## oak
// sig_altmult_add
module sig_altmult_add
(
	input signed [15:0] dataa, datab, datac, datad,
	input 		clock, aclr,
	output reg 	[32:0] result
);
clock: 5.35 ns
lec_check: 0
abc_area: 1
cap_margin: 10
cell_pad_in_sites_detail_placement: 0
core_margin: 2
core_utilization: 72
cts_cluster_diameter: 79
cts_cluster_size: 46
gpl_routability_driven: 1
max_routing_layer: met5
min_routing_layer: met1
place_density: 0.82
setup_slack_margin: 0.72
slew_margin: 20
run.sh (not shown) runs the stock make flow with config.mk's settings and CLKGATE_MAP_FILE=.
oak: GRT-0116 in global routing (5_1_grt) -> run aborted
Input-level comparison between pine and oak:
- changing CAP_MARGIN from 10 to 20
- removing CTS_CLUSTER_SIZE (formerly 46)
- removing PLACE_DENSITY (formerly 0.82)
- setting PLACE_DENSITY_LB_ADDON to 0.01 for the first time
- changing CTS_CLUSTER_DIAMETER from 79 to 245
- removing MAX_ROUTING_LAYER (formerly met5)
- removing CELL_PAD_IN_SITES_DETAIL_PLACEMENT (formerly 0)
- removing SETUP_SLACK_MARGIN (formerly 0.72)
- removing MIN_ROUTING_LAYER (formerly met1)
- removing GPL_ROUTABILITY_DRIVEN (formerly 1)
- changing the clock period (ns, I/O delays scaled along) from 5.35 to 5.16
Findings:
- As far as die area is concerned, pine and oak perform about the same.
- Summary of pine over oak: weighted congestion at the end of routability-driven global placement shows an increase of about 2%, count of buffers added by post-CTS timing repair for setup shows a reduction of about 50%, post-place instance area shows an increase of about 0.8%, count of hold buffers inserted by post-cts repair shows no meaningful change.
- Status for oak and pine: no clean run
- pine is listed as incomplete: the tool reported an error in global routing (5_1_grt) and the run ended there.
#### Input delta (birch over pine)
- removing CTS_CLUSTER_DIAMETER (formerly 245)
- setting TNS_END_PERCENT to 5 for the first time
- setting SETUP_SLACK_MARGIN to 1.68 for the first time
- removing ABC_AREA (formerly 1)
- changing the clock period (ns, I/O delays scaled along) from 5.16 to 5.92
--- outcome ---
birch had finished all stages when the layout checks came back failing, citing negative setup slack. Relative to pine, the post-synthesis instance area measured on birch has decreased by a little under 10%. In birch, minimum setup slack after placement is higher than in pine. Sort pine and birch by area fraction in xor and xnor cells, ascending, and pine comes first. The area after detailed placement reported for birch is smaller than that of pine by 3300 um^2. Height of the die went down by a few percent going from pine to birch. The number of placement rows of birch is lower than that of pine. In the tables for pine and birch, synthesized cell count reads lower with birch. Compared with pine, birch shows die width that has gone down by a few percent.
Input changes introduced in maple (baseline for comparison: birch):
- PLACE_DENSITY_LB_ADDON removed (was 0.01)
- TNS_END_PERCENT removed (was 5)
- SETUP_SLACK_MARGIN removed (was 1.68)
- CORE_UTILIZATION changed from 72 to 59
- the clock period (ns, I/O delays scaled along) changed from 5.92 to 4.77
[summary]
Met3 usage (lower): maple
Sort birch and maple by final cell count, ascending, and birch comes first.
In maple the fraction of area in clock buffers and inverters turned out 0.28 points lower than in birch.
Relative to birch, the final cell area reported for maple is higher.
Status maple: flow complete, layout not clean - negative setup slack
maple vs. birch: global-route usage went down by 6.3 points, DRC violation count after routing saw little to no change.
The following lists how cedar was set up differently from maple:
- CORE_UTILIZATION now 72, was 59
- CTS_CLUSTER_DIAMETER now 213, previously not set
- ABC_AREA now 1, previously not set
- PLACE_DENSITY_LB_ADDON now 0.01, previously not set
- the clock period (ns, I/O delays scaled along) now 5.14, was 4.77
cedar: GRT-0232 in global routing (5_1_grt) -> run aborted. Area enclosed by the die boundary (maple / cedar): 1.10. cedar: portion of netlist area occupied by mux cells 0.20 points below maple. Taking cedar as 1.0, maple lands at 0.812 on cell total after placement. Looking only at AND-OR/OR-AND share of the synthesized area, and setting everything else aside, the lower value of cedar and maple goes to cedar. Going from maple to cedar, count of instantiated cells in the yosys netlist grows by about 40%. When cedar is set beside maple, its die span in x turns out to be about 5% smaller. The run showing the greater yosys-reported design area after synthesis is cedar. Buffer levels on the longest clock path: maple vs cedar, no meaningful difference. Taking maple as the reference, in cedar number of standard cells after synthesis went up 1003; worst slack at placement moved up; sum of net half-perimeters after detailed placement went up.

sig_altmult_add again, from the RTL that the note above started with.
Settings: LEC_CHECK=0, CAP_MARGIN=10, CELL_PAD_IN_SITES_DETAIL_PLACEMENT=0, CORE_MARGIN=2, CORE_UTILIZATION=72, CTS_CLUSTER_DIAMETER=79, CTS_CLUSTER_SIZE=46, GPL_ROUTABILITY_DRIVEN=1, MAX_ROUTING_LAYER=met5, MIN_ROUTING_LAYER=met1, PLACE_DENSITY_LB_ADDON=0.1, SETUP_SLACK_MARGIN=0.72, SLEW_MARGIN=20; clock period 7.35 ns.
Change:
ABC_AREA = 1   (was default)
CORE_UTILIZATION = 53   (was 72)
CTS_CLUSTER_DIAMETER = 266   (was 79)
CTS_CLUSTER_SIZE = 100   (was 46)
SETUP_SLACK_MARGIN = -0.52   (was 0.72)
TNS_END_PERCENT = 10   (was default)
clock period = 5.24 ns   (was 7.35 ns; I/O delays follow)
What happened: The new run ran to the end with violations: setup timing. Final area increases by 19%. First-iteration DRC count is higher by 47%. Core utilization falls by 17 points. Worst setup slack got worse by 1.3 ns. Die size rose by 49%. Routed wire length climbs by 36%. Worst hold slack improved by 0.0040 ns. Fmax climbs by 14%. Clock-buffer cell count came out lower by 1.
Change:
CELL_PAD_IN_SITES_DETAIL_PLACEMENT = 2   (was 0)
CELL_PAD_IN_SITES_GLOBAL_PLACEMENT = 3   (was default)
CORE_MARGIN = 5   (was 2)
CORE_UTILIZATION = 47   (was 53)
CTS_CLUSTER_DIAMETER = 60   (was 266)
CTS_CLUSTER_SIZE = default   (was 100)
GPL_TIMING_DRIVEN = 0   (was default)
HOLD_SLACK_MARGIN = 0.15   (was default)
MAX_ROUTING_LAYER = met4   (was met5)
MIN_ROUTING_LAYER = met2   (was met1)
PLACE_DENSITY = 0.52   (was default)
PLACE_DENSITY_LB_ADDON = default   (was 0.1)
SETUP_SLACK_MARGIN = 0.72   (was -0.52)
TNS_END_PERCENT = default   (was 10)
Result: The changed run failed in global placement without I/O with GPL-0301; area after synthesis stays the same; die size came out higher by 18%; synthesized cell count stays the same.
Change:
ABC_AREA = default   (was 1)
CTS_CLUSTER_DIAMETER = 46   (was 60)
PLACE_DENSITY = default   (was 0.52)
=>
- The changed run failed in clock tree synthesis
- die area is lower by a little under a tenth
- synthesized area decreases by roughly a tenth
- synthesized cell count went down by a quarter to a third

Starting RTL as in the previous note.
Design sig_altmult_add, start of the top module:
module sig_altmult_add
(
	input signed [15:0] dataa, datab, datac, datad,
	input 		clock, aclr,
	output reg 	[32:0] result
);
	reg signed	[15:0] dataa_reg, datab_reg, datac_reg, datad_reg;
	reg signed	[31:0] mult0_result, mult1_result;
	always @ (posedge clock or posedge aclr) begin
    	if (aclr) begin
			dataa_reg <= {16{1'b0}};
			datab_reg <= {16{1'b0}};
			datac_reg <= {16{1'b0}};
			datad_reg <= {16{1'b0}};
			mult0_result <= {32{1'b0}};
			mult1_result <= {32{1'b0}};
			result <= {33{1'b0}};
		end
		else begin
			dataa_reg <= dataa;
			datab_reg <= datab;
			datac_reg <= datac;
			datad_reg <= datad;
			mult0_result <= dataa_reg * datab_reg;
			mult1_result <= datac_reg * datad_reg;
			result <= mult0_result + mult1_result;
		end
	end
endmodule
make LEC_CHECK=0 ABC_AREA=1 CAP_MARGIN=10 CELL_PAD_IN_SITES_DETAIL_PLACEMENT=0 CORE_MARGIN=2 CORE_UTILIZATION=38 CTS_CLUSTER_DIAMETER=266 CTS_CLUSTER_SIZE=100 GPL_ROUTABILITY_DRIVEN=0 MAX_ROUTING_LAYER=met5 MIN_ROUTING_LAYER=met1 PLACE_DENSITY_LB_ADDON=0.3 SETUP_SLACK_MARGIN=-0.52 SLEW_MARGIN=20 TNS_END_PERCENT=10 finish   # period 5.24 ns
The starting point finished but failed the layout checks on negative setup slack.
Rerun with:
- ABC_AREA: 1 -> not set
- CORE_MARGIN: 2 -> 5
- CORE_UTILIZATION: 38 -> 47
- CTS_CLUSTER_DIAMETER: 266 -> 79
- CTS_CLUSTER_SIZE: 100 -> not set
- GPL_ROUTABILITY_DRIVEN: 0 -> 1
- GPL_TIMING_DRIVEN: not set -> 0
- HOLD_SLACK_MARGIN: not set -> 0.23
- MAX_ROUTING_LAYER: met5 -> met4
- MIN_ROUTING_LAYER: met1 -> met2
- PLACE_DENSITY_LB_ADDON: 0.3 -> 0.1
- SETUP_SLACK_MARGIN: -0.52 -> 0.72
- TNS_END_PERCENT: 10 -> not set
What happened: The new run reached the layout checks and failed them: negative setup slack. Worst hold slack is worse by 13 ps. Routed wire length rises by 6.5%. Global-route usage rises by 20 points. Via count rises by 12%. Count of clock-buffer cells in the layout stays the same. Die size falls by 23%.
Rerun with:
- CELL_PAD_IN_SITES_DETAIL_PLACEMENT: 0 -> 2
- CTS_CLUSTER_DIAMETER: 79 -> 46
- HOLD_SLACK_MARGIN: 0.23 -> not set
The changed run ended with an error in clock tree synthesis.
Die size is unchanged.
Synthesized cell count stays the same.
Synthesized area is unchanged.
Rerun with:
- ABC_AREA: not set -> 1
- CELL_PAD_IN_SITES_GLOBAL_PLACEMENT: not set -> 3
- CTS_CLUSTER_DIAMETER: 46 -> 60
- HOLD_SLACK_MARGIN: not set -> 0.15
- MIN_ROUTING_LAYER: met2 -> met1
- PLACE_DENSITY_LB_ADDON: 0.1 -> 0.19
- clock period: 5.24 -> 3.95 ns (I/O delays scaled with it)
After rerunning: The changed run died in global placement without I/O; die size climbs by about 10%; area after synthesis climbs by about 10%; synthesized cell count climbs by about 40%.

## job 101
Starting RTL as in the previous note.
clock: 5.43 ns
lec_check: 0
cap_margin: 20
core_margin: 2
core_utilization: 72
cts_cluster_diameter: 362
cts_cluster_size: 47
place_density_lb_addon: 0.01
slew_margin: 20
| job 101 | all stages done | FAIL | setup timing |
Input changes introduced in job 102 (baseline for comparison: job 101):
diff --git a/flow/config.mk b/flow/config.mk
--- a/flow/config.mk
+++ b/flow/config.mk
@@ -9,6 +9,7 @@
 export CORE_MARGIN = 2
 export CORE_UTILIZATION = 72
-export CTS_CLUSTER_DIAMETER = 362
-export CTS_CLUSTER_SIZE = 47
+export CTS_CLUSTER_SIZE = 57
+export MAX_ROUTING_LAYER = met4
 export PLACE_DENSITY_LB_ADDON = 0.01
 export SLEW_MARGIN = 20
+export TNS_END_PERCENT = 40
==> flow/constraint.sdc <==
create_clock -name core_clock -period 5.48 [get_ports {clock}]
set_input_delay 1.0960 -clock core_clock [delete_from_list [all_inputs] [get_ports {clock}]]
set_output_delay 1.0960 -clock core_clock [all_outputs]
set_load 0.01 [all_outputs]
Notes after the runs:
Of job 102 and job 101, not a single run came through the flow clean. From the logs: job 102 reached the end of the flow and failed the layout checks with setup timing. Compared with job 101, job 102 shows a higher final clock period utilization by the worst path. Job 102 vs job 101: maximum frequency down. Job 101 has lower minimum period implied by the final worst setup slack than job 102. Diff job 101 -> job 102: final cell count now sits lower, final setup violation count decreased by about 5.4% relative to the old numbers.
### job 102 -> job 103
diff --git a/flow/config.mk b/flow/config.mk
--- a/flow/config.mk
+++ b/flow/config.mk
@@ -8,8 +8,4 @@
 export CAP_MARGIN = 20
 export CORE_MARGIN = 2
-export CORE_UTILIZATION = 72
-export CTS_CLUSTER_SIZE = 57
-export MAX_ROUTING_LAYER = met4
-export PLACE_DENSITY_LB_ADDON = 0.01
+export CORE_UTILIZATION = 40
 export SLEW_MARGIN = 20
-export TNS_END_PERCENT = 40
==> flow/constraint.sdc <==
create_clock -name core_clock -period 7.0 [get_ports {clock}]
set_input_delay 1.4000 -clock core_clock [delete_from_list [all_inputs] [get_ports {clock}]]
set_output_delay 1.4000 -clock core_clock [all_outputs]
set_load 0.01 [all_outputs]
## What came out
- Summary of job 103 and job 102: one run falls short of a clean finish, namely job 102.
- From job 102 to job 103 the numbers moved as follows: total cell area reported by yosys after synthesis did not really move.
- Diff job 102 -> job 103: combined flip-flop and latch cell area now smaller, number of failing setup endpoints in the final timing report moved down, clock buffer and inverter area fraction after layout grew by 0.29 points, worst setup slack rose by 1110 ps.
For job 104, these inputs were changed with respect to job 103:
diff --git a/flow/config.mk b/flow/config.mk
--- a/flow/config.mk
+++ b/flow/config.mk
@@ -6,6 +6,13 @@
 export NUM_CORES = 4
 export LEC_CHECK = 0
-export CAP_MARGIN = 20
-export CORE_MARGIN = 2
-export CORE_UTILIZATION = 40
-export SLEW_MARGIN = 20
+export ABC_AREA = 1
+export CAP_MARGIN = 5
+export CELL_PAD_IN_SITES_DETAIL_PLACEMENT = 0
+export CELL_PAD_IN_SITES_GLOBAL_PLACEMENT = 1
+export CORE_ASPECT_RATIO = 1.02
+export CORE_MARGIN = 3
+export CORE_UTILIZATION = 24
+export CTS_CLUSTER_SIZE = 21
+export GPL_TIMING_DRIVEN = 1
+export SLEW_MARGIN = 10
+export TNS_END_PERCENT = 45
Results
Job 103 leaves less setup margin than job 104.
Diff job 103 -> job 104 | depth of the critical timing path with buffers and inverters included | decrease of 3
NOTE: final instance area in job 104 exceeds that of job 103
Between job 104 and job 103, the chip footprint is higher for job 104.
Going from job 103 to job 104, the clock latency at the later pin of the worst-skew pair was found to have gone up by 20 ps.
